### design/flow/config.mk
export PLATFORM = sky130hd
export DESIGN_NAME = FreqCounter
export DESIGN_NICKNAME = FreqCounter
export VERILOG_FILES = /design/flow/design.v
export SDC_FILE = /design/flow/constraint.sdc
export NUM_CORES = 4
export LEC_CHECK = 0
export ABC_AREA = 1
export CAP_MARGIN = 20
export CORE_MARGIN = 2
export CORE_UTILIZATION = 72
export CTS_CLUSTER_DIAMETER = 361
export HOLD_SLACK_MARGIN = 0.3
export PLACE_DENSITY_LB_ADDON = 0.01
export SETUP_SLACK_MARGIN = -0.16
export SLEW_MARGIN = 20
### design/flow/constraint.sdc
create_clock -name core_clock -period 4.77 [get_ports {clock}]
set_input_delay 0.9540 -clock core_clock [delete_from_list [all_inputs] [get_ports {clock}]]
set_output_delay 0.9540 -clock core_clock [all_outputs]
set_load 0.01 [all_outputs]
### design/flow/design.v
`timescale 1ns / 1ps
module FreqCounter(
	 input clock,
	 input reset,
	 input IPS_left,
     input IPS_mid,
     input IPS_right,
	 input signalleftred,
	 input signalleftblue,
	 input signalrightred,
	 input signalrightblue,	 
	 output right_red,
	 output left_red,
	 output left_forward,
     output left_backward,
     output right_forward,
     output right_backward,
	 output a, b, c, d, e, f, g,  
     output [3:0]an
    );
parameter countToR = 53711;  
parameter countToL = 53711;  
parameter Delay = 195313;  
reg [15:0] right_red_freq_count;
reg [15:0] left_red_freq_count;
reg [15:0] right_blue_freq_count;
reg [15:0] left_blue_freq_count;
reg [15:0] freq_outR;
reg [15:0] freqHold0R;
reg [15:0] freqHold1R;
reg [15:0] freqHold2R;
reg [15:0] freqHold3R;
reg [15:0] freqHold4R;
reg [15:0] freqHold5R;
reg [15:0] freqHold6R;
reg [15:0] freqHold7R;
reg [15:0] freqHold8R;
reg [15:0] freqHold9R;
reg [15:0] freqHold10R;
reg [15:0] freqHold11R;
reg [15:0] freqHold12R;
reg [15:0] freqHold13R;
reg [15:0] freqHold14R;
reg [15:0] freqHold15R;
reg [15:0] freq_outL;
reg [15:0] freqHold0L;
reg [15:0] freqHold1L;
reg [15:0] freqHold2L;
reg [15:0] freqHold3L;
reg [15:0] freqHold4L;
reg [15:0] freqHold5L;
reg [15:0] freqHold6L;
reg [15:0] freqHold7L;
reg [15:0] freqHold8L;
reg [15:0] freqHold9L;
reg [15:0] freqHold10L;
reg [15:0] freqHold11L;
reg [15:0] freqHold12L;
reg [15:0] freqHold13L;
reg [15:0] freqHold14L;
reg [15:0] freqHold15L;
reg temp_right_red;
reg temp_left_red;
reg [15:0] fcountR;
reg [15:0] fcountL;
reg [10:0] scounterR;
reg [10:0] scounterL;
reg [10:0] dcounter;
reg [10:0] swidthR;
reg [10:0] swidthL;
reg old_sig1;
reg old_sig2;
reg old_sig3;
reg old_sig4;
reg [4:0] debounce_sig1;
reg [4:0] debounce_sig2;
reg [4:0] debounce_sig3;
reg [4:0] debounce_sig4;
reg [2:0] avClkR;
reg [2:0] avClkL;
reg [18:0] freqTempR;
reg [18:0] freqTempL;
reg [3:0]temp_an;
reg [6:0]temp_sseg;
reg [9:0] mcounter;  
reg [9:0] mwidth;    
reg temp_left_forward;       
reg temp_left_backward;      
reg temp_right_forward;
reg temp_right_backward;
reg [2:0] state;
reg [17:0] servodelaycount;
reg incflag;
always @(posedge clock) begin
  if (reset) begin
	fcountR = 16'b0;
	fcountL = 16'b0;
	scounterR = 11'b0;
	scounterL = 11'b0;
	dcounter = 11'b0;
	old_sig1 = 1'b0;
	old_sig2 = 1'b0;
	old_sig3 = 1'b0;
	old_sig4 = 1'b0;
	freq_outR = 16'b0;
	freq_outL = 16'b0;
	right_red_freq_count = 16'b0;
	left_red_freq_count = 16'b0;
	right_blue_freq_count = 16'b0;
	left_blue_freq_count = 16'b0;
	avClkR = 3'b0;
	freqTempR <= 19'b0;
	freqHold0R = 16'b0;
	freqHold1R = 16'b0;
	freqHold2R = 16'b0;
	freqHold3R = 16'b0;
	freqHold4R = 16'b0;
	freqHold5R = 16'b0;
	freqHold6R = 16'b0;
	freqHold7R = 16'b0;
	freqHold8R = 16'b0;
	freqHold9R = 16'b0;
	freqHold10R = 16'b0;
	freqHold11R = 16'b0;
	freqHold12R = 16'b0;
	freqHold13R = 16'b0;
	freqHold14R = 16'b0;
	freqHold15R = 16'b0;
	avClkL = 3'b0;
	freqTempL <= 19'b0;
	freqHold0L = 16'b0;
	freqHold1L = 16'b0;
	freqHold2L = 16'b0;
	freqHold3L = 16'b0;
	freqHold4L = 16'b0;
	freqHold5L = 16'b0;
	freqHold6L = 16'b0;
	freqHold7L = 16'b0;
	freqHold8L = 16'b0;
	freqHold9L = 16'b0;
	freqHold10L = 16'b0;
	freqHold11L = 16'b0;
	freqHold12L = 16'b0;
	freqHold13L = 16'b0;
	freqHold14L = 16'b0;
	freqHold15L = 16'b0;
	debounce_sig1 = 5'b0;
	debounce_sig2 = 5'b0;
	debounce_sig3 = 5'b0;
	debounce_sig4 = 5'b0;
	temp_right_red <= 1'b0;
	temp_left_red <= 1'b0;
  end
  else begin
	fcountR = fcountR + 1;
	fcountL = fcountL + 1;
	scounterR = scounterR + 1;
	scounterL = scounterL + 1;
	dcounter = dcounter + 1;
	debounce_sig1[0] = signalleftred;
	debounce_sig2[0] = signalleftblue;
	debounce_sig3[0] = signalrightred;
	debounce_sig4[0] = signalrightblue;
	debounce_sig1 = debounce_sig1 << 1;
	debounce_sig2 = debounce_sig2 << 1;
	debounce_sig3 = debounce_sig3 << 1;
	debounce_sig4 = debounce_sig4 << 1;
	if ((&debounce_sig1) | (~&debounce_sig1))begin
		if ((signalleftred != old_sig1)) begin
			left_red_freq_count = left_red_freq_count +1;
		end
	end
	if ((&debounce_sig2) | (~&debounce_sig2))begin
        if ((signalleftblue != old_sig2)) begin
            left_blue_freq_count = left_blue_freq_count +1;
        end
    end	
	if ((&debounce_sig3) | (~&debounce_sig3))begin
        if ((signalrightred != old_sig3)) begin
            right_red_freq_count = right_red_freq_count +1;
        end
    end
	if ((&debounce_sig4) | (~&debounce_sig4))begin
        if ((signalrightblue != old_sig4)) begin
            right_blue_freq_count = right_blue_freq_count +1;
        end
    end        
	if (fcountR >= (countToR >> 4)) begin
		freq_outR = right_red_freq_count << 3; 
		freq_outR = right_blue_freq_count << 3; 
		fcountR = 0;
		right_red_freq_count = 0;		
		right_blue_freq_count = 0;
		avClkR = avClkR + 1;
	end
	case (avClkR)
            0 : freqHold0R = freq_outR;
            1 : freqHold1R = freq_outR;
            2 : freqHold2R = freq_outR;
            3 : freqHold3R = freq_outR;
            4 : freqHold4R = freq_outR;
            5 : freqHold5R = freq_outR;
            6 : freqHold6R = freq_outR;
            7 : begin
                    freqHold7R = freq_outR;
                    freqTempR <= freqHold0R + freqHold1R + freqHold2R + freqHold3R +freqHold4R + freqHold5R + freqHold6R + freqHold7R+freqHold8R + freqHold9R + freqHold10R + freqHold11R +freqHold12R + freqHold13R + freqHold14R + freqHold15R;
                 end
          default :;
      endcase
	if (fcountL >= (countToL >> 4)) begin		
		freq_outL = left_red_freq_count << 3; 
		freq_outL = left_blue_freq_count << 3; 
		fcountL = 0;		
		left_red_freq_count = 0;		
		left_blue_freq_count = 0;
		avClkL = avClkL + 1;
	end
    case (avClkL)
		0 : freqHold0L = freq_outL;
		1 : freqHold1L = freq_outL;
		2 : freqHold2L = freq_outL;
		3 : freqHold3L = freq_outL;
		4 : freqHold4L = freq_outL;
		5 : freqHold5L = freq_outL;
		6 : freqHold6L = freq_outL;
		7 : begin
				freqHold7L = freq_outL;
				freqTempL <= freqHold0L + freqHold1L + freqHold2L + freqHold3L +freqHold4L + freqHold5L + freqHold6L + freqHold7L + freqHold8L + freqHold9L + freqHold10L + freqHold11L +freqHold12L + freqHold13L + freqHold14L + freqHold15L;
			 end
		default :;
	endcase
	old_sig1 = signalleftred;
	old_sig2 = signalleftblue;
	old_sig3 = signalrightred;
	old_sig4 = signalrightblue;
	freqHold8R = freqHold0R;
	freqHold9R = freqHold1R;
	freqHold10R = freqHold2R;
	freqHold11R = freqHold3R;
	freqHold12R = freqHold4R;
	freqHold13R = freqHold5R;
	freqHold14R = freqHold6R;
	freqHold15R = freqHold7R;
    freqHold8L = freqHold0L;
    freqHold9L = freqHold1L;
    freqHold10L = freqHold2L;
    freqHold11L = freqHold3L;
    freqHold12L = freqHold4L;
    freqHold13L = freqHold5L;
    freqHold14L = freqHold6L;
    freqHold15L = freqHold7L;
    if (scounterR < swidthR) begin        
        temp_right_red <= 1;
    end
    else begin
        temp_right_red <= 0;
    end
    if (scounterL < swidthL) begin        
        temp_left_red <= 1;
    end
    else begin
        temp_left_red <= 0;
    end
  end
end
    always @ (posedge clock) begin
      if (reset) begin
        mcounter = 10'b0;
        temp_left_forward <= 1'b0;
        temp_left_backward <= 1'b0;
        temp_right_forward <= 1'b0;
        temp_right_backward <= 1'b0;
      end
      else begin
        mcounter = mcounter + 1;   
        if (IPS_left == 1 && IPS_mid == 1 && IPS_right == 0) begin              
            temp_left_backward <= 0;
            temp_right_forward <= 0;            
            if (mcounter < mwidth) begin
                temp_left_forward <= 1;
                temp_right_backward <= 1;
              end 
            else begin
                temp_left_forward <= 0;
                temp_right_backward <= 0;
              end            
        end
        if (IPS_left == 1 && IPS_mid == 0 && IPS_right == 1) begin              
            temp_left_backward <= 0;
            temp_right_backward <= 0;            
            if (mcounter < mwidth) begin
                temp_left_forward <= 1;
                temp_right_forward <= 1;
              end 
            else begin
                temp_left_forward <= 0;
                temp_right_forward <= 0;
              end            
        end
        if (IPS_left == 1 && IPS_mid == 0 && IPS_right == 0) begin              
            temp_left_backward <= 0;
            temp_right_forward <= 0;            
            temp_right_backward <= 0;
            if (mcounter < mwidth) begin
                temp_left_forward <= 1;                
              end 
            else begin
                temp_left_forward <= 0;                
              end            
        end 
        if (IPS_left == 0 && IPS_mid == 1 && IPS_right == 1) begin              
            temp_left_forward <= 0;
            temp_right_backward <= 0;            
            if (mcounter < mwidth) begin
                temp_left_backward <= 1;
                temp_right_forward <= 1;
              end 
            else begin
                temp_left_backward <= 0;
                temp_right_forward <= 0;
              end            
        end          
        if (IPS_left == 0 && IPS_mid == 0 && IPS_right == 1) begin              
            temp_left_forward <= 0;
            temp_left_backward <= 0;                        
            temp_right_backward <= 0;
            if (mcounter < mwidth) begin
                temp_right_forward <= 1;                
              end 
            else begin
                temp_right_forward <= 0;                
              end            
        end 
      end
    end
    always @ (*) begin
         if (IPS_left == 0 || IPS_mid == 0 || IPS_right == 0) begin   
             mwidth = 10'd1023;
         end
         else begin               
             mwidth = 10'd0;      
         end
       end
       always @(posedge clock) begin
          if (reset) begin
            swidthR <= 11'd220;
            swidthL <= 11'd59;
            state = 3'b000;
            servodelaycount = 18'b0;
            incflag = 1'b0;
          end
          else begin
            servodelaycount = servodelaycount + 1;
            case(state)
                3'b000: begin
                    incflag = 0;
                    if (((freqTempR >> 4) >= 250)) begin
                        state = 3'b100;
                    end
                    if (((freqTempL >> 4) >= 250)) begin
                        state = 3'b101;
                    end
                end    
                3'b001: begin 
                    if (incflag == 0) begin
                        swidthR <= swidthR - 11'd54;
                        incflag = 1;
                    end
                    if (servodelaycount>=Delay)begin
                        swidthL <= swidthL + 11'd54;
                        state = 3'b011;
                    end
                end
                3'b010: begin
                    if (incflag == 0) begin
                        swidthL <= swidthL + 11'd54;
                        incflag = 1;
                    end
                    if (servodelaycount>=Delay)begin
                        swidthR <= swidthR - 11'd54;
                        state = 3'b011;
                    end
                end
                3'b011: begin
                    servodelaycount = 0;
                    state = 3'b000;
                end 
                3'b100: begin
                    servodelaycount = 0;
                    state = 3'b001;
                end  
                3'b101: begin
                    servodelaycount = 0;
                    state = 3'b010;
                end           
           endcase
          end
       end
always @ (*) begin      
     case(dcounter[10:9])               
               2'b00 :   
                begin                 
                 temp_an = 4'b1110;
                  if (((freqTempR >> 4) >= 250) || ((freqTempL >> 4) >= 250)) begin
                    temp_sseg = 7'b1000110;   
                  end
                  else begin
                    temp_sseg = 7'b1111111;   
                  end
                end
              2'b01:   
                begin
                temp_an = 4'b1101;
                    if ((((freqTempR >> 4) < 250) &&  ((freqTempR >> 4) > 25)) || (((freqTempL >> 4) < 250) && ((freqTempL >> 4) > 25))) begin
                        temp_sseg = 7'b0001110;  
                    end 
                    else begin
                        temp_sseg = 7'b1111111;  
                    end
                end 
               2'b10:   
                begin
                 temp_an = 4'b1011;
                 temp_sseg = 7'b1111111;    
                end
               2'b11:   
                begin
                 temp_an = 4'b0111;                 
                 temp_sseg = 7'b1111111;   
                end
    endcase
end
  assign right_red = temp_right_red;
  assign left_red = temp_left_red;
  assign an = temp_an;
  assign {g, f, e, d, c, b, a} = temp_sseg;
  assign left_forward = temp_left_forward;
  assign left_backward = temp_left_backward;
  assign right_forward = temp_right_forward;        
  assign right_backward = temp_right_backward;
endmodule
### design/flow/run.sh
#!/bin/bash
# the make line also repeats each setting of config.mk as NAME=value (left out here)
make -C /OpenROAD-flow-scripts/flow DESIGN_CONFIG=/design/flow/config.mk WORK_HOME=/design/flow/orfs CLKGATE_MAP_FILE= finish
==> notes.md, run 1 <==
run results: status finished with violations, SO Viols setup timing, synthesized area 28390 µm², TritonCTS clock tree built, Critical R2R Launch fcountR[1], Cells after Synth 3751, Crit path max-delay family adder cells, CTS buffer count 51, # clock sinks 476, CTS root buffer clkbuf_16, setup TNS -21.78 ns, Core Box Area 38830 µm², CTS Hold Bufs 0, hold path depth 1, CP max stage delay 0.52 ns, register area share after synthesis 33.56%, Antenna Cells 0, YS chip area 28390 µm², total power 16.08 mW, final setup fails 28, CP arrival 6.43 ns, worst-margin pin slew 1.026 ns, Worst Skew 0.01727 ns, leak pwr 15.95 nW, DR pass1 iterations 9, final cell count without fillers 4514, wire per inst 17.62 µm, unrepaired setup endpoints after global routing yes, gr usage total 37.65%, Combinational Power Share 46.8%, fin worst setup slack -1.173 ns, Reg-to-Reg End freqTempR[13], clock latency (worst-skew pair) 0.61 ns, Final Hold Vio Count 0, mux share 0.07051%, number of nets in the layout 4259, DP Wirelength 48500 µm, syn_area_per_cell 7.569 µm², slowest CP cell fa_1, FF-to-FF path depth 32, power per cell area 477.9 nW/µm², H-tree level count 2, Clock Tree Buf Depth 3, most frequent cell after synthesis nor2_1, xor/xnor share 3.239%, Switching Share 38.62%, Final Max Tran Viols 0, Die Ht 202.6 µm, clk slew on worst S/H paths 0.06 ns, yosys simple share 30.42%, cell type with the largest total area dfxtp_1, EDFF count, synth 0, Worst R2R Setup Slack -1.17 ns, HP Class register to register, Syn. warnings 1, WP data required 5.26 ns, P_comb 7.53 mW, Levels on crit path 32, worst path buffer plus inverter count 6, most frequent cells after synthesis nor2_1 (735), nand2_1 (730), inv_1 (633), dfxtp_1 (476), fa_1 (220), Top power group combinational cells, crit path from fcountR[1], Top logic family simple AND/OR/NAND/NOR gates, Startpoint Class register, Vias/cell 5.681, placed cell count 4374, minimum clock period 5.943 ns, seq pwr 4.57 mW, yosys stat cell total 3751, NetSw 6.211 mW, Internal 9.873 mW, asr flop ratio synth 0%, Hold Path Sink dcounter[0], Complex Gates by Area 2.644%, clk pwr 3.98 mW, width of the die 202.6 µm, fin crit share 124.6%, CP endpoint freqTempR[13], # rows 72, Iteration-0 DRC Markers 2304, initial antenna violation count 0, Top cell area share 33.56%, CP most frequent cell nand2_1, largest net degree at the start of global routing 190, CP Max Fanout 4, tool warnings 38, Synth Register Bits 476, first-pass GRT wire length 125100 µm, Min-Delay Startpoint dcounter[0], DR DRC count 0, Area Growth Syn to Fin 18.54%, Clk pwr share 24.8%, vias 25650, slew margin rel. 31.44%, Reg power frac 28.4%, io pins 26, Setup Slack @ Placement -1.345 ns, PortBufs 21, CP endpoint kind register, fmax 168.3 MHz, worst vdd ir 0.0004665 V, critical path class register to register, overall routed net length 79530 µm, total grt overflow 0, top cells, area dfxtp_1 (34%), fa_1 (16%), nor2_1 (9.7%), synth unique cells 53, Max-Cap Viols 0, Die ar. 41040 µm², yosys adder share 18.60%, gpl congestion 0.9112, FP Core Util 73.12%, post-detailed-route count of antenna-violating nets 0, vias in the first global route 25840, main flop type after synthesis dfxtp_1
## per-layer routing
layer	vias up	GRT usage (%)	part of all wire, %
met5	-	0	0
met4	0	19.03	5.8
met2	1306	67.14	50
met3	360	5.586	7.7
met1	12150	44.20	37
li1	11830	-	-
## cell type report
class | instances | area [µm²]
Clock inverter | 17 | 167.7
Multi-Input combinational cell | 2491 | 16890
Tap cell | 518 | 648.1
Clock buffer | 72 | 1485
Sequential cell | 476 | 9568
Fill cell | 2143 | 5172
Timing Repair Buffer | 297 | 2470
Inverter | 643 | 2426
## stage by stage
step           utilization, %  hold slack (ns)  instance area (µm²)
2_1_floorplan               -           0.4130                29110
3_3_place_gp            79.43           0.4222                30840
3_5_place_dp            79.43           0.4310                30840
4_1_cts                 85.24           0.4490                33100
5_1_grt                 86.68           0.4771                33650
6_report                86.68           0.4424                33650
## what timing repair did
action | 4_1_cts | 5_1_grt
resized | 105 | 99
gates cloned | 0 | 0
setup buffers | 30 | 29
pin swaps | 72 | 128
setup endpoints to repair | 28 | 28
==> run 2: changes to the inputs <==
CORE_UTILIZATION = 70   (was 72)
CTS_CLUSTER_DIAMETER = 243   (was 361)
CTS_CLUSTER_SIZE = 22   (was unset)
HOLD_SLACK_MARGIN = unset   (was 0.3)
PLACE_DENSITY_LB_ADDON = unset   (was 0.01)
SETUP_SLACK_MARGIN = unset   (was -0.16)
clock period = 4.7 ns   (was 4.77 ns; I/O delays follow)
==> notes.md, run 2 <==
run results: CP endpoint kind register, TritonCTS clock tree built, yosys stat cell total 3751, Clk pwr share 16.1%, DP Wirelength 49480 µm, Core Box Area 39910 µm², clk pwr 2.32 mW, most frequent cells after synthesis nor2_1 (735), nand2_1 (730), inv_1 (633), dfxtp_1 (476), fa_1 (220), Vias/cell 5.452, Hold Path Sink scounterR[0], slowest CP cell fa_2, PortBufs 21, EDFF count, synth 0, worst path buffer plus inverter count 7, mux share 0.07051%, most frequent cell after synthesis nor2_1, syn_area_per_cell 7.569 µm², Final Hold Vio Count 0, status finished with violations, crit path from fcountR[4], Critical R2R Launch fcountR[4], top cells, area dfxtp_1 (34%), fa_1 (16%), nor2_1 (9.7%), leak pwr 15.50 nW, WP data required 5.18 ns, largest net degree at the start of global routing 128, Levels on crit path 32, Internal 8.640 mW, Startpoint Class register, final cell count without fillers 4479, Syn. warnings 1, CP arrival 6.16 ns, Antenna Cells 0, placed cell count 4402, worst-margin pin slew 0.9592 ns, Reg-to-Reg End freqTempR[17], final setup fails 28, fin worst setup slack -0.9866 ns, worst vdd ir 0.0003394 V, fmax 175.9 MHz, CP max stage delay 0.57 ns, Cells after Synth 3751, Synth Register Bits 476, Die Ht 205.4 µm, vias 24420, Final Max Tran Viols 0, # rows 73, total grt overflow 0, synthesized area 28390 µm², post-detailed-route count of antenna-violating nets 0, clk slew on worst S/H paths 0.09 ns, Reg power frac 32.1%, seq pwr 4.62 mW, HP Class register to register, CTS root buffer clkbuf_16, register area share after synthesis 33.56%, # clock sinks 476, gpl congestion 0.8846, vias in the first global route 25120, initial antenna violation count 0, Complex Gates by Area 2.644%, NetSw 5.757 mW, Iteration-0 DRC Markers 1667, P_comb 7.46 mW, io pins 26, yosys adder share 18.60%, DR pass1 iterations 6, FF-to-FF path depth 32, critical path class register to register, FP Core Util 71.13%, width of the die 205.4 µm, hold path depth 1, CTS buffer count 25, power per cell area 441.2 nW/µm², unrepaired setup endpoints after global routing yes, CP endpoint freqTempR[17], overall routed net length 71840 µm, YS chip area 28390 µm², yosys simple share 30.42%, Top logic family simple AND/OR/NAND/NOR gates, asr flop ratio synth 0%, slew margin rel. 35.90%, Top power group combinational cells, Max-Cap Viols 0, wire per inst 16.04 µm, Worst R2R Setup Slack -0.99 ns, Top cell area share 33.56%, xor/xnor share 3.239%, number of nets in the layout 4251, clock latency (worst-skew pair) 0.60 ns, CP Max Fanout 4, Clock Tree Buf Depth 3, minimum clock period 5.687 ns, Worst Skew 0.02448 ns, main flop type after synthesis dfxtp_1, Min-Delay Startpoint scounterR[0], Area Growth Syn to Fin 14.93%, fin crit share 121.0%, Crit path max-delay family adder cells, SO Viols setup timing, Combinational Power Share 51.8%, first-pass GRT wire length 118700 µm, tool warnings 38, gr usage total 34.58%, final core occ 81.76%, CP most frequent cell nand2_2, cell type with the largest total area dfxtp_1, H-tree level count 1, DR DRC count 0, Switching Share 39.99%, Die ar. 42190 µm², synth unique cells 53
-- run 2: through the flow --
step	TNS, ns	area, µm²	total power [mW]	setup slack [ns]	hold WS (ns)
2_1_floorplan	-9.515	29130	9.291	-0.6156	0.4130
3_3_place_gp	-31.85	31060	11.09	-1.353	0.4260
3_5_place_dp	-33.82	31060	11.32	-1.413	0.4347
4_1_cts	-16.28	32320	14.00	-0.8498	0.4576
5_1_grt	-25.45	32630	15.36	-1.233	0.4717
6_report	-18.13	32630	14.40	-0.9866	0.4534
-- run 2: cell type report --
cell class              count  area (µm²)
multi-input cells        2491       16760
flip-flops and latches    476        9567
fillers                  2692        7282
repair buffers            315        2574
inverters                 643        2426
well taps                 525       656.9
clock buffers              27       633.1
clock inverters             2       17.52
-- run 2: per-layer routing --
| layer | global-route usage [%] | routed length [µm] | vias up | share of wire, % |
|---|---|---|---|---|
| li1 | - | - | 11780 | - |
| met1 | 40.39 | 27780 | 11630 | 39 |
| met2 | 64.30 | 36980 | 811 | 51 |
| met3 | 4.181 | 4271 | 198 | 5.9 |
| met4 | 13.75 | 2805 | 0 | 3.9 |
| met5 | 0 | 0 | - | 0 |
-- run 2: repair_timing --
item	4_1_cts	5_1_grt
endpoints found under the setup margin	28	28
resized	86	64
pin swaps	100	80
hold buffers	0	0
setup buffers	39	16
==> run 3: changes to the inputs <==
ABC_AREA = unset   (was 1)
CTS_CLUSTER_DIAMETER = 216   (was 243)
CTS_CLUSTER_SIZE = 30   (was 22)
SETUP_SLACK_MARGIN = -0.53   (was unset)
clock period = 7.37 ns   (was 4.7 ns; I/O delays follow)
==> notes.md, run 3 <==
run results: gr usage total 28.02%, io pins 26, number of post-CTS setup repair buffers 0, initial antenna violation count 0, synthesized area 26020 µm², Clock Tree Buf Depth 3, Reg power frac 59.3%, Internal 3.315 mW, Switching Share 26.14%, EDFF count, synth 0, Levels on crit path 24, syn_area_per_cell 9.403 µm², Final Cell Area 27150 µm², status complete, no violations, leak pwr 11.21 nW, worst vdd ir 0.0001965 V, CP endpoint kind register, clk slew on worst S/H paths 0.11 ns, Antenna Cells 0, Die Ht 196.8 µm, Crit path max-delay family AND-OR/OR-AND gates, vias 18880, placed cell count 3179, largest net degree at the start of global routing 103, clock latency (worst-skew pair) 0.55 ns, fill count 2766, xor/xnor share 4.208%, FF-to-FF path depth 24, Hold Path Sink freqTempL[15], TritonCTS clock tree built, PortBufs 21, vias in the first global route 18920, yosys adder share 20.29%, Clk pwr share 28.7%, Combinational Power Share 12.1%, slew margin rel. 26.74%, NetSw 1.173 mW, synth unique cells 87, HP Class register to register, first-pass GRT wire length 90560 µm, width of the die 196.8 µm, register area share after synthesis 36.62%, P_comb 541 µW, main flop type after synthesis dfxtp_1, yosys simple share 16.26%, fmax 139.3 MHz, Worst R2R Setup Slack 0.19 ns, seq pwr 2.66 mW, Reg-to-Reg End freqTempL[17], CP max stage delay 0.49 ns, CTS root buffer clkbuf_16, hold path depth 2, DP Wirelength 38140 µm, hold slack final 0.4605 ns, tool warnings 35, overall routed net length 52710 µm, Worst Skew 0.01492 ns, gpl congestion 0.8548, Complex Gates by Area 10.57%, Critical R2R Launch fcountL[0], DR pass1 iterations 8, cts repair resizes 0, # rows 70, Core Box Area 36610 µm², clk pwr 1.29 mW, # clock sinks 476, CP most frequent cell fa_1, minimum clock period 7.179 ns, WP data required 7.85 ns, CP arrival 7.66 ns, CTS Hold Bufs 0, Top power group registers, CTS buffer count 19, total grt overflow 0, fin crit share 97.40%, Area Growth Syn to Fin 4.338%, Top logic family adder cells, mux share 5.458%, Top cell area share 36.62%, Min-Delay Startpoint freqTempL[15], asr flop ratio synth 0%, Startpoint Class register, post-detailed-route count of antenna-violating nets 0, worst path buffer plus inverter count 3, Final Hold Vio Count 0, Placed Area 26610 µm², final cell count without fillers 3201, cell type with the largest total area dfxtp_1, Cells after Synth 2767, critical-path cell list ha_1 > nand3b_1 > a22oi_1 > a311o_1 > a2111oi_2 > a2bb2oi_4 > buf_4 > and2_1 > fa_1 > inv_1 > fa_1 > fa_1 > inv_1 > fa_1 > nand4b_1 > fa_1 > nand2b_1 > a21oi_1 > o211ai_1 > nand2_1 > a221o_1 > or4_1 > a41o_1 > a21oi_1, Max-Cap Viols 0, Syn. warnings 1, number of nets in the layout 3033, H-tree level count 1, power per cell area 165.3 nW/µm², crit path from fcountL[0], CP endpoint freqTempL[17], FP Core Util 71.07%, top cells, area dfxtp_1 (37%), fa_1 (17%), mux2i_1 (4.4%), Final Max Tran Viols 0, final setup fails 0, wire per inst 16.47 µm, Synth Register Bits 476, worst-margin pin slew 1.092 ns, yosys stat cell total 2767, Vias/cell 5.898, most frequent cells after synthesis dfxtp_1 (476), inv_1 (276), nor2_1 (276), nand2_1 (241), fa_1 (220), most frequent cell after synthesis dfxtp_1, slowest CP cell fa_1, Die ar. 38730 µm², Iteration-0 DRC Markers 1077, DR DRC count 0, YS chip area 26020 µm², critical path class register to register, CP Max Fanout 24
run 3: final cells by class:
type | count | area [µm²] | share of cell area (%)
timing repair buffer | 73 | 609.3 | 2.245
inverter | 286 | 1076 | 3.964
tap | 468 | 585.6 | 2.157
sequential | 476 | 9529 | 35.10
clock inverter | 1 | 30.03 | 0.1106
multi-input combinational | 1878 | 14840 | 54.67
clock buffer | 19 | 475.5 | 1.751
run 3: through the flow:
stage	TNS (ns)	worst slack (ns)	total power, mW	utilization [%]
finish	0	0.1914	4.488	74.15
global placement	0	0.1019	3.228	72.68
floorplan	0	0.6588	3.112	-
detailed placement	0	0.006791	3.252	72.69
CTS	0	0.1860	4.510	74.07
global route	-0.9975	-0.2731	4.663	74.15
run 3: per-layer routing:
metal | part of all wire [%] | GRT usage, %
met1 | 45 | 38.27
met2 | 49 | 49.09
met3 | 3.5 | 2.242
met4 | 2.0 | 6.266
met5 | 0 | 0
==> run 4: changes to the inputs <==
CORE_UTILIZATION = 58   (was 70)
CTS_CLUSTER_SIZE = unset   (was 30)
clock period = 5.48 ns   (was 7.37 ns; I/O delays follow)
==> notes.md, run 4 <==
run results: Final Cell Area 30720 µm², number of nets in the layout 3237, Iteration-0 DRC Markers 1268, Top logic family adder cells, syn_area_per_cell 9.403 µm², Area Growth Syn to Fin 18.06%, xor/xnor share 4.208%, final setup fails 25, Vias/cell 5.594, io pins 26, Top power group clock, most frequent cell after synthesis dfxtp_1, DP Wirelength 41880 µm, CTS root buffer clkbuf_16, worst path buffer plus inverter count 6, Setup Slack @ Placement -1.532 ns, # clock sinks 476, Final Hold Vio Count 0, SO Viols setup timing, synth unique cells 87, Cells after Synth 2767, tool warnings 36, Core Box Area 44220 µm², register area share after synthesis 36.62%, worst-margin pin slew 1.111 ns, setup TNS -11.53 ns, fin worst setup slack -0.9014 ns, Switching Share 25.26%, CP most frequent cell fa_1, # rows 77, Antenna Cells 0, cell type with the largest total area dfxtp_1, CTS Hold Bufs 0, slowest CP cell fa_1, HP Class register to register, CP endpoint freqTempL[17], YS chip area 26020 µm², Internal 6.020 mW, Synth Register Bits 476, CP max stage delay 0.50 ns, minimum clock period 6.381 ns, TritonCTS clock tree built, DR pass1 iterations 5, worst vdd ir 0.0002258 V, P_comb 857 µW, Max-Cap Viols 0, CP arrival 6.90 ns, Reg-to-Reg End freqTempL[17], yosys adder share 20.29%, power per cell area 262.2 nW/µm², Final Max Tran Viols 0, asr flop ratio synth 0%, Complex Gates by Area 10.57%, vias in the first global route 20360, main flop type after synthesis dfxtp_1, Die ar. 46570 µm², yosys simple share 16.26%, Hold Path Sink dcounter[0], fmax 156.7 MHz, FF-to-FF path depth 26, overall routed net length 61620 µm, initial antenna violation count 0, synthesized area 26020 µm², total grt overflow 0, hold path depth 1, Top cell area share 36.62%, top cells, area dfxtp_1 (37%), fa_1 (17%), mux2i_1 (4.4%), CP endpoint kind register, wire per inst 17.26 µm, gr usage total 26.70%, clock latency (worst-skew pair) 0.60 ns, largest net degree at the start of global routing 95, NetSw 2.035 mW, Min-Delay Startpoint dcounter[0], clk slew on worst S/H paths 0.06 ns, Combinational Power Share 10.6%, post-detailed-route count of antenna-violating nets 0, Reg power frac 44.4%, mux share 5.458%, Levels on crit path 26, first-pass GRT wire length 102100 µm, leak pwr 12.78 nW, Placed Area 28390 µm², Worst R2R Setup Slack -0.90 ns, status finished with violations, critical path class register to register, WP data required 6.00 ns, Startpoint Class register, width of the die 215.8 µm, DR DRC count 0, clk pwr 3.62 mW, yosys stat cell total 2767, final cell count without fillers 3569, total power 8.055 mW, slew margin rel. 25.92%, most frequent cells after synthesis dfxtp_1 (476), inv_1 (276), nor2_1 (276), nand2_1 (241), fa_1 (220), CTS buffer count 51, placed cell count 3454, CP Max Fanout 7, Critical R2R Launch fcountL[1], unrepaired setup endpoints after global routing yes, gpl congestion 0.8344, FP Core Util 58.84%, fin crit share 116.4%, seq pwr 3.58 mW, Die Ht 215.8 µm, Clk pwr share 44.9%, crit path from fcountL[1], PortBufs 21, Syn. warnings 1, Worst Skew 0.02207 ns, EDFF count, synth 0, Crit path max-delay family adder cells, H-tree level count 2, Clock Tree Buf Depth 3, vias 19960
run 4: through the flow:
stage | utilization [%] | hold WS, ns
after floorplan | - | 0.4127
after global placement | 64.14 | 0.4284
after detailed placement | 64.21 | 0.4425
after CTS | 68.49 | 0.4537
after global routing | 69.46 | 0.4611
final | 69.46 | 0.4515
run 4: cell type report:
class                   instances  area [µm²]
multi-input cells            1879       15630
fillers                      3471       13500
flip-flops and latches        476        9537
repair buffers                244        1978
clock buffers                  73        1491
inverters                     286        1076
well taps                     592       740.7
clock inverters                19       265.3
run 4: repair_timing:
action / 4_1_cts / 5_1_grt
pin swaps: 10 / 82
gates cloned: 0 / 1
setup endpoints to repair: 16 / 21
setup buffers: 8 / 34
resized: 18 / 74
run 4: layer usage:
layer  vias to the layer above  track usage (%)  share of wire, %
met5                         -                0                 0
met4                         0            7.494               2.1
met3                       103            3.848               5.5
met2                       478            44.86                48
met1                      9814            36.11                44
li1                       9569                -                 -
==> run 5: changes to the inputs <==
CAP_MARGIN = 15   (was 20)
CELL_PAD_IN_SITES_DETAIL_PLACEMENT = 2   (was unset)
CELL_PAD_IN_SITES_GLOBAL_PLACEMENT = 1   (was unset)
CORE_ASPECT_RATIO = 1.01   (was unset)
CORE_MARGIN = 9   (was 2)
CORE_UTILIZATION = 68   (was 58)
CTS_CLUSTER_DIAMETER = 322   (was 216)
CTS_CLUSTER_SIZE = 90   (was unset)
GPL_ROUTABILITY_DRIVEN = 1   (was unset)
GPL_TIMING_DRIVEN = 1   (was unset)
HOLD_SLACK_MARGIN = 0.05   (was unset)
MAX_ROUTING_LAYER = met5   (was unset)
MIN_ROUTING_LAYER = met2   (was unset)
SETUP_SLACK_MARGIN = 1.54   (was -0.53)
SLEW_MARGIN = 25   (was 20)
TNS_END_PERCENT = 10   (was unset)
clock period = 5.89 ns   (was 5.48 ns; I/O delays follow)
==> notes.md, run 5 <==
run results: status aborted with a tool error, Fail Step detailed placement, tool error [ERROR DPL-0033] detailed placement checks failed during check placement., FP Core Util 69.40%, io pins 26, synth unique cells 87, width of the die 212.6 µm, Die ar. 45630 µm², xor/xnor share 4.208%, yosys adder share 20.29%, cell type with the largest total area dfxtp_1, gpl congestion 0.8773, synthesized area 26020 µm², Core Box Area 37490 µm², most frequent cell after synthesis dfxtp_1, Top cell area share 36.62%, PortBufs 21, Complex Gates by Area 10.57%, asr flop ratio synth 0%, yosys simple share 16.26%, Synth Register Bits 476, main flop type after synthesis dfxtp_1, top cells, area dfxtp_1 (37%), fa_1 (17%), mux2i_1 (4.4%), Syn. warnings 1, mux share 5.458%, register area share after synthesis 36.62%, syn_area_per_cell 9.403 µm², EDFF count, synth 0, Cells after Synth 2767, YS chip area 26020 µm², Top logic family adder cells, # rows 71, yosys stat cell total 2767, most frequent cells after synthesis dfxtp_1 (476), inv_1 (276), nor2_1 (276), nand2_1 (241), fa_1 (220), Die Ht 214.6 µm
[run 5: stage by stage]
stage	hold slack [ns]	TNS, ns	setup slack (ns)	total power [mW]	cell area [µm²]
2_1_floorplan	0.4127	-1.873	-0.3567	3.914	26470
3_3_place_gp	0.4292	-13.12	-1.040	4.099	28050
==> run 6: changes to the inputs <==
ABC_AREA = 1   (was unset)
CAP_MARGIN = 20   (was 15)
CELL_PAD_IN_SITES_DETAIL_PLACEMENT = unset   (was 2)
CELL_PAD_IN_SITES_GLOBAL_PLACEMENT = unset   (was 1)
CORE_ASPECT_RATIO = unset   (was 1.01)
CORE_MARGIN = 2   (was 9)
CORE_UTILIZATION = 72   (was 68)
CTS_CLUSTER_DIAMETER = 99   (was 322)
CTS_CLUSTER_SIZE = 15   (was 90)
GPL_ROUTABILITY_DRIVEN = unset   (was 1)
GPL_TIMING_DRIVEN = unset   (was 1)
HOLD_SLACK_MARGIN = unset   (was 0.05)
MAX_ROUTING_LAYER = unset   (was met5)
MIN_ROUTING_LAYER = unset   (was met2)
PLACE_DENSITY_LB_ADDON = 0.01   (was unset)
SETUP_SLACK_MARGIN = -0.13   (was 1.54)
SLEW_MARGIN = 20   (was 25)
TNS_END_PERCENT = unset   (was 10)
clock period = 5.04 ns   (was 5.89 ns; I/O delays follow)
==> notes.md, run 6 <==
run results: fin worst setup slack -0.6437 ns, Synth Register Bits 476, final setup fails 26, M3 GR Usage 4.526%, xor/xnor share 3.239%, slew margin rel. 26.87%, Area Growth Syn to Fin 15.96%, Worst R2R Setup Slack -0.64 ns, overall routed net length 73720 µm, YS chip area 28390 µm², Placed Area 30680 µm², seq pwr 4.32 mW, Die ar. 41040 µm², P_comb 7.35 mW, first-pass GRT wire length 119300 µm, Core Box Area 38830 µm², post-detailed-route count of antenna-violating nets 0, vias in the first global route 25160, HP Class register to register, GRT busiest layer met2, unrepaired setup endpoints after global routing yes, Final Max Tran Viols 0, NetSw 5.704 mW, gpl congestion 0.8995, CP Max Fanout 4, gr usage total 35.60%, Final Hold Vio Count 0, power per cell area 439.0 nW/µm², met2 Use GR 64.02%, Die Ht 202.6 µm, Top logic family simple AND/OR/NAND/NOR gates, WP data required 5.52 ns, H-tree level count 2, syn_area_per_cell 7.569 µm², DP Wirelength 47850 µm, Critical R2R Launch fcountR[4], worst-margin pin slew 1.094 ns, clk pwr 2.79 mW, yosys simple share 30.42%, TritonCTS clock tree built, Syn. warnings 1, Top power group combinational cells, synthesized area 28390 µm², final core occ 84.80%, number of nets in the layout 4230, Complex Gates by Area 2.644%, Vias/cell 5.563, io pins 26, CTS root buffer clkbuf_16, Worst Skew 0.01659 ns, Top cell area share 33.56%, top cells, area dfxtp_1 (34%), fa_1 (16%), nor2_1 (9.7%), worst vdd ir 0.0003764 V, cell type with the largest total area dfxtp_1, # rows 72, PortBufs 21, Final Cell Area 32920 µm², wire per inst 16.55 µm, Internal 8.750 mW, most frequent cells after synthesis nor2_1 (735), nand2_1 (730), inv_1 (633), dfxtp_1 (476), fa_1 (220), total grt overflow 0, width of the die 202.6 µm, Iteration-0 DRC Markers 2105, crit path from fcountR[4], CP max stage delay 0.51 ns, main flop type after synthesis dfxtp_1, most frequent cell after synthesis nor2_1, Cells after Synth 3751, status finished with violations, clk slew on worst S/H paths 0.08 ns, Clk pwr share 19.3%, worst path buffer plus inverter count 7, minimum clock period 5.684 ns, Startpoint Class register, leak pwr 15.57 nW, Reg-to-Reg End freqTempR[13], CTS buffer count 37, CP endpoint kind register, Crit path max-delay family adder cells, SO Viols setup timing, DR pass1 iterations 6, Combinational Power Share 50.8%, Antenna Cells 0, largest net degree at the start of global routing 179, Reg power frac 29.9%, Max-Cap Viols 0, yosys stat cell total 3751, yosys adder share 18.60%, fmax 175.9 MHz, hold slack final 0.4452 ns, mux share 0.07051%, fin crit share 112.8%, initial antenna violation count 0, FF-to-FF path depth 31, GR Layer Usage met1 42.82%, critical path class register to register, EDFF count, synth 0, Levels on crit path 31, DR DRC count 0, FP Core Util 73.12%, clock latency (worst-skew pair) 0.58 ns, hold path depth 1, slowest CP cell fa_1, CP arrival 6.16 ns, CP endpoint freqTempR[13], Clock Tree Buf Depth 3, tool warnings 38, synth unique cells 53, vias 24770, Min-Delay Startpoint scounterR[0], asr flop ratio synth 0%, register area share after synthesis 33.56%, # clock sinks 476, Hold Path Sink scounterR[0], Switching Share 39.46%
-- run 6: stage by stage --
stage	setup WS [ns]	cells	total power, mW	setup TNS [ns]
6_report	-0.6437	4453	14.45	-9.641
5_1_grt	-0.9760	4453	15.30	-16.60
4_1_cts	-0.6074	4431	13.74	-6.566
3_5_place_dp	-1.210	4363	10.47	-26.91
3_3_place_gp	-1.061	4363	10.26	-24.22
2_1_floorplan	-0.2755	3759	8.575	-2.753
-- run 6: what timing repair did --
item | CTS | global route
cloned | 0 | 1
buffers inserted | 33 | 26
pin swaps | 123 | 104
hold buffers | 0 | 0
setup endpoints to repair | 26 | 27
resized | 98 | 117
-- run 6: final cells by class --
| class | count | area, µm² |
|---|---|---|
| well taps | 518 | 648.1 |
| multi-input cells | 2491 | 16870 |
| clock buffers | 42 | 1008 |
| inverters | 643 | 2426 |
| clock inverters | 1 | 8.758 |
| repair buffers | 282 | 2392 |
| fillers | 2347 | 5903 |
| flip-flops and latches | 476 | 9573 |
-- run 6: layer usage --
layer | up-vias | routed length, µm
met2 | 1015 | 36860
met1 | 11760 | 28300
met5 | - | 0
met4 | 0 | 3119
li1 | 11740 | -
met3 | 253 | 5433
==> run 7: changes to the inputs <==
CORE_ASPECT_RATIO = 0.92   (was unset)
CTS_CLUSTER_DIAMETER = 359   (was 99)
CTS_CLUSTER_SIZE = 14   (was 15)
HOLD_SLACK_MARGIN = -0.09   (was unset)
PLACE_DENSITY_LB_ADDON = 0.19   (was 0.01)
SETUP_SLACK_MARGIN = 2.13   (was -0.13)
SLEW_MARGIN = 35   (was 20)
clock period = 7.44 ns   (was 5.04 ns; I/O delays follow)
==> notes.md, run 7 <==
run results: worst-margin pin slew 0.9126 ns, unrepaired setup endpoints after global routing yes, Min-Delay Startpoint state[5], Vias/cell 5.773, NetSw 3.726 mW, Iteration-0 DRC Markers 2335, vias in the first global route 24830, clk pwr 1.89 mW, main flop type after synthesis dfxtp_1, first-pass GRT wire length 117200 µm, Reg-to-Reg End freqTempR[11], width of the die 211.0 µm, hold path depth 2, initial antenna violation count 0, power per cell area 288.6 nW/µm², Complex Gates by Area 2.644%, yosys stat cell total 3751, syn_area_per_cell 7.569 µm², Worst R2R Setup Slack 1.65 ns, overall routed net length 76510 µm, Top logic family simple AND/OR/NAND/NOR gates, CTS Hold Bufs 0, cell type with the largest total area dfxtp_1, WP data required 7.88 ns, CP arrival 6.23 ns, FF-to-FF path depth 32, Setup Slack @ Placement 0.4970 ns, slowest CP cell fa_1, total grt overflow 0, fill count 2193, Die ar. 41040 µm², clk slew on worst S/H paths 0.07 ns, # clock sinks 476, register area share after synthesis 33.56%, worst vdd ir 0.0002930 V, tool warnings 36, YS chip area 28390 µm², Final Hold Vio Count 0, clock latency (worst-skew pair) 0.56 ns, CP endpoint kind register, Top power group combinational cells, fin worst setup slack 1.646 ns, CP Max Fanout 4, Antenna Cells 0, FP Core Util 73.24%, Synth Register Bits 476, most frequent cell after synthesis nor2_1, Syn. warnings 1, largest net degree at the start of global routing 120, gr usage total 34.95%, Combinational Power Share 48.4%, Die Ht 194.5 µm, asr flop ratio synth 0%, setup TNS 0 ns, TritonCTS clock tree built, crit path from fcountR[3], Startpoint Class register, Clock Tree Buf Depth 3, yosys adder share 18.60%, Internal 5.595 mW, CP max stage delay 0.55 ns, number of nets in the layout 4128, Crit path max-delay family adder cells, Top cell area share 33.56%, Final Max Tran Viols 0, hold slack final 0.4450 ns, Clk pwr share 20.2%, final cell count without fillers 4326, placed cell count 4142, CP endpoint freqTempR[11], EDFF count, synth 0, xor/xnor share 3.239%, Area Growth Syn to Fin 13.73%, wire per inst 17.69 µm, Switching Share 39.97%, minimum clock period 5.794 ns, fin crit share 77.88%, total power 9.320 mW, gpl congestion 0.8907, final setup fails 0, io pins 26, top cells, area dfxtp_1 (34%), fa_1 (16%), nor2_1 (9.7%), post-detailed-route count of antenna-violating nets 0, Critical R2R Launch fcountR[3], PortBufs 21, Core Box Area 38760 µm², DP Wirelength 44160 µm, slew margin rel. 39.01%, CTS root buffer clkbuf_16, CTS buffer count 39, most frequent cells after synthesis nor2_1 (735), nand2_1 (730), inv_1 (633), dfxtp_1 (476), fa_1 (220), Cells after Synth 3751, # rows 69, P_comb 4.51 mW, yosys simple share 30.42%, Max-Cap Viols 0, DR DRC count 0, Levels on crit path 32, H-tree level count 2, Worst Skew 0.01906 ns, DR pass1 iterations 12, seq pwr 2.92 mW, mux share 0.07051%, critical path class register to register, fmax 172.6 MHz, Hold Path Sink state[0], Reg power frac 31.4%, status complete, no violations, synthesized area 28390 µm², leak pwr 15.04 nW, worst path buffer plus inverter count 7, synth unique cells 53, vias 24970, HP Class register to register
run 7: repair_timing:
action,4_1_cts,5_1_grt
hold endpoints to repair,0,0
gates cloned,3,0
buffers inserted,89,51
gates resized,134,116
endpoints found under the setup margin,28,26
pin swaps,148,144
run 7: area by class of cell:
cell class / count / area [µm²] / share of cell area (%)
Sequential cell: 476 / 9570 / 29.64
Clock buffer: 41 / 1026 / 3.177
Multi-Input combinational cell: 2494 / 17100 / 52.95
Tap cell: 497 / 621.8 / 1.926
Timing Repair Buffer: 175 / 1518 / 4.700
Inverter: 643 / 2456 / 7.606
run 7: layer usage:
layer,wire (µm),GRT usage (%),vias up
li1,-,-,11530
met1,28240,41.44,11850
met2,38450,62.83,1242
met3,5669,4.718,353
met4,4161,15.94,0
met5,0,0,-
run 7: metrics by stage:
stage | utilization [%] | cell area [µm²]
final | 83.30 | 32290
after floorplan | - | 29040
after global placement | 75.16 | 29140
after global routing | 83.30 | 32290
after CTS | 81.07 | 31420
after detailed placement | 75.30 | 29190
==> run 8: changes to the inputs <==
CORE_ASPECT_RATIO = unset   (was 0.92)
CTS_CLUSTER_DIAMETER = 319   (was 359)
CTS_CLUSTER_SIZE = 15   (was 14)
HOLD_SLACK_MARGIN = unset   (was -0.09)
PLACE_DENSITY_LB_ADDON = 0.01   (was 0.19)
SETUP_SLACK_MARGIN = -0.22   (was 2.13)
SLEW_MARGIN = 20   (was 35)
clock period = 4.71 ns   (was 7.44 ns; I/O delays follow)
==> notes.md, run 8 <==
run results: Complex Gates by Area 2.644%, worst path buffer plus inverter count 7, Reg power frac 30.2%, leak pwr 15.78 nW, Hold Path Sink scounterR[0], clk pwr 3.00 mW, Startpoint Class register, Area Growth Syn to Fin 17.44%, hold path depth 1, width of the die 202.6 µm, asr flop ratio synth 0%, CP arrival 6.23 ns, WP data required 5.18 ns, Die Ht 202.6 µm, Top power group combinational cells, clock latency (worst-skew pair) 0.59 ns, # rows 72, mux share 0.07051%, gr usage total 37.89%, Worst R2R Setup Slack -1.05 ns, Iteration-0 DRC Markers 2329, most frequent cells after synthesis nor2_1 (735), nand2_1 (730), inv_1 (633), dfxtp_1 (476), fa_1 (220), Levels on crit path 30, CTS root buffer clkbuf_16, critical path class register to register, Final Hold Vio Count 0, DR pass1 iterations 9, yosys stat cell total 3751, final setup fails 29, Top cell area share 33.56%, most frequent cell after synthesis nor2_1, cell type with the largest total area dfxtp_1, minimum clock period 5.757 ns, # clock sinks 476, initial antenna violation count 3, worst-margin pin slew 0.9856 ns, Clk pwr share 19.6%, xor/xnor share 3.239%, synth unique cells 53, synthesized area 28390 µm², PortBufs 21, EDFF count, synth 0, yosys adder share 18.60%, P_comb 7.69 mW, gpl congestion 0.9037, Reg-to-Reg End freqTempL[18], fin worst setup slack -1.047 ns, largest net degree at the start of global routing 190, Die ar. 41040 µm², Crit path max-delay family adder cells, SO Viols setup timing, wire per inst 18.11 µm, slew margin rel. 34.29%, Switching Share 39.58%, Internal 9.250 mW, FP Core Util 73.12%, overall routed net length 81610 µm, io pins 26, CTS buffer count 37, power per cell area 459.2 nW/µm², Combinational Power Share 50.2%, Min-Delay Startpoint scounterR[0], number of nets in the layout 4283, Vias/cell 5.761, Final Cell Area 33340 µm², worst vdd ir 0.0004327 V, Worst Skew 0.03193 ns, Synth Register Bits 476, seq pwr 4.63 mW, register area share after synthesis 33.56%, Final Max Tran Viols 0, crit path from fcountL[6], H-tree level count 2, status finished with violations, Cells after Synth 3751, FF-to-FF path depth 30, DP Wirelength 48300 µm, syn_area_per_cell 7.569 µm², first-pass GRT wire length 126100 µm, Max-Cap Viols 0, HP Class register to register, top cells, area dfxtp_1 (34%), fa_1 (16%), nor2_1 (9.7%), YS chip area 28390 µm², DR DRC count 0, Syn. warnings 1, tool warnings 38, total grt overflow 0, Core Box Area 38830 µm², Top logic family simple AND/OR/NAND/NOR gates, unrepaired setup endpoints after global routing yes, Clock Tree Buf Depth 3, post-detailed-route count of antenna-violating nets 0, Critical R2R Launch fcountL[6], CP max stage delay 0.58 ns, clk slew on worst S/H paths 0.08 ns, fill count 2182, fmax 173.7 MHz, fin crit share 122.2%, yosys simple share 30.42%, vias in the first global route 26520, CP endpoint kind register, CP endpoint freqTempL[18], slowest CP cell fa_1, setup TNS -20.60 ns, vias 25960, CP Max Fanout 5, Placed Area 30920 µm², NetSw 6.061 mW, main flop type after synthesis dfxtp_1, CP most frequent cell fa_1, TritonCTS clock tree built
==> run 8: cell type report <==
cell class	instances	area (µm²)	share of cell area [%]
diodes	1	2.502	0.007505
clock buffers	41	1005	3.013
clock inverters	1	8.758	0.02627
inverters	643	2426	7.276
multi-input cells	2492	16880	50.64
flip-flops and latches	476	9578	28.73
well taps	518	648.1	1.944
repair buffers	334	2791	8.372
==> run 8: repair_timing <==
item / in CTS / in global routing
setup endpoints to repair: 28 / 29
hold buffers: 0 / 0
buffers inserted: 69 / 25
pin swaps: 127 / 84
gates cloned: 1 / 0
gates resized: 97 / 96
==> run 8: layer usage <==
layer	part of all wire (%)	wire length (µm)	up-vias	track usage [%]
met2	50	40410	1420	67.86
met4	6.8	5568	2	21.25
met5	0.020	16	-	0
met3	8.3	6785	475	6.950
li1	-	-	11860	-
met1	35	28830	12200	42.49
==> run 8: per-stage QoR <==
step	std cells	hold WS, ns	setup WS [ns]	total power [mW]	utilization (%)
2_1_floorplan	3759	0.4130	-0.6056	9.250	-
3_3_place_gp	4381	0.4218	-1.331	11.00	79.63
3_5_place_dp	4381	0.4373	-1.468	11.23	79.63
4_1_cts	4490	0.4489	-0.7082	14.61	84.73
5_1_grt	4506	0.4654	-1.139	16.22	85.88
6_report	4506	0.4486	-1.047	15.31	85.88
==> run 9: changes to the inputs <==
ABC_AREA = unset   (was 1)
CORE_UTILIZATION = 40   (was 72)
CTS_CLUSTER_DIAMETER = unset   (was 319)
CTS_CLUSTER_SIZE = unset   (was 15)
HOLD_SLACK_MARGIN = 0.2   (was unset)
MIN_ROUTING_LAYER = met2   (was unset)
PLACE_DENSITY_LB_ADDON = unset   (was 0.01)
SETUP_SLACK_MARGIN = unset   (was -0.22)
clock period = 6.74 ns   (was 4.71 ns; I/O delays follow)
==> notes.md, run 9 <==
run results: minimum clock period 6.637 ns, DP Wirelength 41260 µm, Vias/cell 7.092, Combinational Power Share 10.2%, final setup fails 0, Hold Path Sink state[0], CTS Hold Bufs 0, Area Growth Syn to Fin 14.88%, CTS root buffer clkbuf_16, hold path depth 1, Reg-to-Reg End freqTempL[17], clk pwr 2.91 mW, worst path buffer plus inverter count 5, main flop type after synthesis dfxtp_1, first-pass GRT wire length 99360 µm, yosys adder share 20.29%, Clock Tree Buf Depth 3, Critical R2R Launch fcountL[1], top sig layer met5, fin crit share 98.47%, width of the die 259.0 µm, slew margin rel. 32.51%, Logic cell area 15120 µm², most frequent cell after synthesis dfxtp_1, most frequent cells after synthesis dfxtp_1 (476), inv_1 (276), nor2_1 (276), nand2_1 (241), fa_1 (220), vias 26640, vias in the first global route 29340, clock latency (worst-skew pair) 0.63 ns, overall routed net length 61080 µm, yosys simple share 16.26%, Iteration-0 DRC Markers 4235, Max-Cap Viols 0, CP most frequent cell fa_1, Synth Register Bits 476, # clock sinks 476, Core Box Area 64350 µm², CP endpoint freqTempL[17], crit path from fcountL[1], gpl congestion 0.8184, register area share after synthesis 36.62%, met3 wire length 23680 µm, Top cell area share 36.62%, FP Core Util 40.43%, DR DRC count 0, unrepaired setup endpoints after global routing yes, Cells after Synth 2767, top cells, area dfxtp_1 (37%), fa_1 (17%), mux2i_1 (4.4%), Syn. warnings 1, Worst R2R Setup Slack 0.10 ns, power per cell area 216.9 nW/µm², Crit path max-delay family adder cells, Min-Delay Startpoint state[5], cell type with the largest total area dfxtp_1, HP Class register to register, CP max stage delay 0.54 ns, clk slew on worst S/H paths 0.06 ns, M1 WL 0 µm, Top logic family adder cells, Reg power frac 44.9%, Antenna Cells 0, status complete, no violations, H-tree level count 2, number of nets in the layout 3164, Worst Skew 0.02696 ns, NetSw 1.708 mW, Final Hold Vio Count 0, PortBufs 21, Startpoint Class register, asr flop ratio synth 0%, Die Ht 259.0 µm, Top power group registers, leak pwr 12.34 nW, Final Cell Area 29890 µm², CP Max Fanout 6, initial antenna violation count 0, Levels on crit path 25, worst-margin pin slew 1.010 ns, syn_area_per_cell 9.403 µm², gr usage total 27.06%, FF-to-FF path depth 25, met2 wire length 32880 µm, TritonCTS clock tree built, Complex Gates by Area 10.57%, critical path class register to register, tool warnings 36, slowest CP cell or4_1, mux share 5.458%, yosys stat cell total 2767, total power 6.483 mW, seq pwr 2.91 mW, YS chip area 26020 µm², synthesized area 26020 µm², EDFF count, synth 0, total grt overflow 0, WP data required 7.28 ns, # rows 93, Placed Area 27780 µm², worst vdd ir 0.0001865 V, CP endpoint kind register, P_comb 663 µW, final core occ 46.45%, io pins 26, fmax 150.7 MHz, CTS buffer count 51, post-detailed-route count of antenna-violating nets 0, Internal 4.774 mW, Final Max Tran Viols 0, Die ar. 67100 µm², CP arrival 7.18 ns, xor/xnor share 4.208%, Clk pwr share 44.9%, DR pass1 iterations 9, Reg area 9543 µm², wire per inst 16.26 µm, largest net degree at the start of global routing 126, fill count 6006, synth unique cells 87, Switching Share 26.35%
[run 9: layer usage]
| metal | up-vias | track usage, % |
|---|---|---|
| li1 | 9341 | - |
| met1 | 9827 | - |
| met2 | 6817 | 32.79 |
| met3 | 654 | 35.93 |
| met4 | 4 | 5.331 |
| met5 | - | 3.846 |
[run 9: cell type report]
| type | count | area share [%] |
|---|---|---|
| repair buffers | 172 | 4.659 |
| inverters | 286 | 3.608 |
| well taps | 855 | 3.579 |
| multi-input cells | 1878 | 50.60 |
| clock inverters | 18 | 0.6949 |
| clock buffers | 72 | 4.935 |
| flip-flops and latches | 476 | 31.93 |
[run 9: stage by stage]
stage	cells	worst slack (ns)	TNS [ns]	hold WS [ns]
after global routing	3757	-0.1172	-0.1435	0.4670
after global placement	3652	-0.4419	-3.156	0.4272
after floorplan	2775	0.02875	0	0.4127
after detailed placement	3653	-0.4528	-3.694	0.4377
final	3757	0.1029	0	0.4410
after CTS	3744	0.005033	0	0.4440
[run 9: what timing repair did]
item | in CTS | in global routing
buffers inserted | 1 | 13
endpoints found under the hold margin | 0 | 0
pin swaps | 0 | 32
gates resized | 2 | 70
endpoints found under the setup margin | 1 | 16
==> run 10: changes to the inputs <==
CAP_MARGIN = 15   (was 20)
CELL_PAD_IN_SITES_DETAIL_PLACEMENT = 2   (was unset)
CELL_PAD_IN_SITES_GLOBAL_PLACEMENT = 1   (was unset)
CORE_ASPECT_RATIO = 0.87   (was unset)
CORE_MARGIN = 3   (was 2)
CORE_UTILIZATION = 68   (was 40)
CTS_CLUSTER_DIAMETER = 322   (was unset)
CTS_CLUSTER_SIZE = 90   (was unset)
GPL_ROUTABILITY_DRIVEN = 1   (was unset)
GPL_TIMING_DRIVEN = 1   (was unset)
HOLD_SLACK_MARGIN = 0.05   (was 0.2)
MAX_ROUTING_LAYER = met5   (was unset)
SETUP_SLACK_MARGIN = 1.54   (was unset)
SLEW_MARGIN = 25   (was 20)
TNS_END_PERCENT = 10   (was unset)
clock period = 5.89 ns   (was 6.74 ns; I/O delays follow)
==> notes.md, run 10 <==
run results: most frequent cells after synthesis dfxtp_1 (476), inv_1 (276), nor2_1 (276), nand2_1 (241), fa_1 (220), asr flop ratio synth 0%, YS chip area 26020 µm², yosys stat cell total 2767, Die Ht 188.5 µm, # rows 66, Cells after Synth 2767, Top cell area share 36.62%, status aborted with a tool error, Syn. warnings 1, Synth Register Bits 476, yosys adder share 20.29%, Fail Step detailed placement, FP Core Util 69.25%, register area share after synthesis 36.62%, xor/xnor share 4.208%, Core Box Area 37570 µm², yosys simple share 16.26%, mux share 5.458%, width of the die 215.7 µm, EDFF count, synth 0, Die ar. 40650 µm², gpl congestion 0.8671, top cells, area dfxtp_1 (37%), fa_1 (17%), mux2i_1 (4.4%), Top logic family adder cells, io pins 26, synth unique cells 87, main flop type after synthesis dfxtp_1, PortBufs 21, Complex Gates by Area 10.57%, cell type with the largest total area dfxtp_1, synthesized area 26020 µm², tool error Error: detail_place.tcl, 38 bad optional access, syn_area_per_cell 9.403 µm², most frequent cell after synthesis dfxtp_1
==> run 11: changes to the inputs <==
ABC_AREA = 0   (was unset)
CAP_MARGIN = 20   (was 15)
CELL_PAD_IN_SITES_GLOBAL_PLACEMENT = unset   (was 1)
CORE_ASPECT_RATIO = unset   (was 0.87)
CORE_MARGIN = 10   (was 3)
CORE_UTILIZATION = 31   (was 68)
CTS_CLUSTER_DIAMETER = unset   (was 322)
CTS_CLUSTER_SIZE = unset   (was 90)
GPL_ROUTABILITY_DRIVEN = unset   (was 1)
HOLD_SLACK_MARGIN = unset   (was 0.05)
MAX_ROUTING_LAYER = unset   (was met5)
SETUP_SLACK_MARGIN = unset   (was 1.54)
SLEW_MARGIN = 15   (was 25)
TNS_END_PERCENT = 40   (was 10)
clock period = 6.74 ns   (was 5.89 ns; I/O delays follow)
==> notes.md, run 11 <==
run results: CP Max Fanout 5, Area Growth Syn to Fin 18.08%, Clock Tree Buf Depth 3, vias 31910, status finished with violations, largest net degree at the start of global routing 117, fin worst setup slack -0.4515 ns, width of the die 309.7 µm, Reg power frac 42.4%, slew margin rel. 16.63%, # clock sinks 476, CTS Hold Bufs 0, first-pass GRT wire length 169700 µm, P_comb 834 µW, Die Ht 309.7 µm, power per cell area 225.1 nW/µm², # rows 106, gr usage total 35.06%, Switching Share 30.29%, tool warnings 37, Final Hold Vio Count 0, fin crit share 106.7%, Worst R2R Setup Slack -0.45 ns, yosys adder share 20.29%, main flop type after synthesis dfxtp_1, Min-Delay Startpoint temp_left_backward, Startpoint Class register, vias in the first global route 37200, DP Wirelength 66820 µm, post-detailed-route count of antenna-violating nets 0, worst path buffer plus inverter count 5, unrepaired setup endpoints after global routing yes, FP Core Util 31.19%, Complex Gates by Area 10.57%, CTS buffer count 54, seq pwr 2.93 mW, final setup fails 10, most frequent cell after synthesis dfxtp_1, NetSw 2.095 mW, most frequent cells after synthesis dfxtp_1 (476), inv_1 (276), nor2_1 (276), nand2_1 (241), fa_1 (220), overall routed net length 121400 µm, register area share after synthesis 36.62%, Synth Register Bits 476, Placed Area 28090 µm², fill count 8839, Iteration-0 DRC Markers 9362, Hold Path Sink temp_left_backward, worst-margin pin slew 1.219 ns, Critical R2R Launch fcountL[1], HP Class register to register, Crit path max-delay family adder cells, syn_area_per_cell 9.403 µm², Final Cell Area 30720 µm², Worst Skew 0.1069 ns, mux share 5.458%, CP most frequent cell fa_1, yosys simple share 16.26%, YS chip area 26020 µm², Max-Cap Viols 0, Top power group clock, CP max stage delay 0.60 ns, leak pwr 12.43 nW, total power 6.916 mW, PortBufs 21, Top logic family adder cells, Setup Slack @ Placement -0.9462 ns, yosys stat cell total 2767, cell type with the largest total area dfxtp_1, FF-to-FF path depth 24, CTS root buffer clkbuf_16, CP arrival 7.74 ns, synth unique cells 87, top cells, area dfxtp_1 (37%), fa_1 (17%), mux2i_1 (4.4%), critical-path cell list buf_4 > nand2_1 > nand4_1 > a311o_1 > a2111oi_4 > a2bb2oi_4 > buf_12 > mux2_2 > fa_1 > inv_1 > fa_1 > fa_1 > fa_1 > inv_1 > ha_2 > nand3_1 > o211ai_1 > buf_4 > nand3b_1 > a41oi_2 > o21bai_1 > a21oi_2 > xnor2_1 > a21o_1, Die ar. 95920 µm², Vias/cell 7.970, fmax 139.1 MHz, worst vdd ir 0.0001920 V, initial antenna violation count 0, final core occ 36.83%, clk pwr 3.15 mW, wire per inst 30.33 µm, Final Max Tran Viols 0, Syn. warnings 1, hold path depth 2, Top cell area share 36.62%, CP endpoint kind register, WP data required 7.29 ns, hold slack final 0.4558 ns, EDFF count, synth 0, H-tree level count 2, gpl congestion 0.8149, Reg-to-Reg End freqTempL[16], io pins 26, crit path from fcountL[1], Internal 4.821 mW, slowest CP cell fa_1, asr flop ratio synth 0%, total grt overflow 0, Combinational Power Share 12.1%, TritonCTS clock tree built, Cells after Synth 2767, DR DRC count 0, clk slew on worst S/H paths 0.07 ns, SO Viols setup timing, clock latency (worst-skew pair) 0.70 ns, minimum clock period 7.192 ns, critical path class register to register, synthesized area 26020 µm², number of nets in the layout 3182, DR pass1 iterations 29, Core Box Area 83420 µm², CP endpoint freqTempL[16], Levels on crit path 24, xor/xnor share 4.208%, Clk pwr share 45.6%
[run 11: repair_timing]
item	4_1_cts	5_1_grt
pin swaps	27	49
gates resized	70	98
endpoints found under the hold margin	0	0
buffers inserted	11	13
gates cloned	1	0
endpoints found under the setup margin	20	20
[run 11: area by class of cell]
| type | count | area (µm²) | share of cell area [%] |
|---|---|---|---|
| multi-input cells | 1878 | 15460 | 50.32 |
| flip-flops and latches | 476 | 9548 | 31.08 |
| clock buffers | 81 | 1584 | 5.156 |
| repair buffers | 187 | 1531 | 4.985 |
| well taps | 1080 | 1351 | 4.398 |
| inverters | 286 | 1079 | 3.510 |
| clock inverters | 14 | 165.2 | 0.5376 |
| diodes | 2 | 5.005 | 0.01629 |
[run 11: layer usage]
metal | GRT usage [%] | share of wire (%) | up-vias
li1 | - | - | 9373
met1 | - | 0 | 9847
met2 | 43.93 | 48 | 10490
met3 | 39.23 | 35 | 2171
met4 | 15.45 | 17 | 33
met5 | 4.646 | 0.53 | -
[run 11: per-stage QoR]
stage / instances / TNS (ns)
floorplan: 2775 / 0
global placement: 3883 / -2.401
detailed placement: 3883 / -10.62
CTS: 3989 / -0.04635
global route: 4002 / -2.935
finish: 4004 / -2.536
Power and IR drop assume default switching activity.
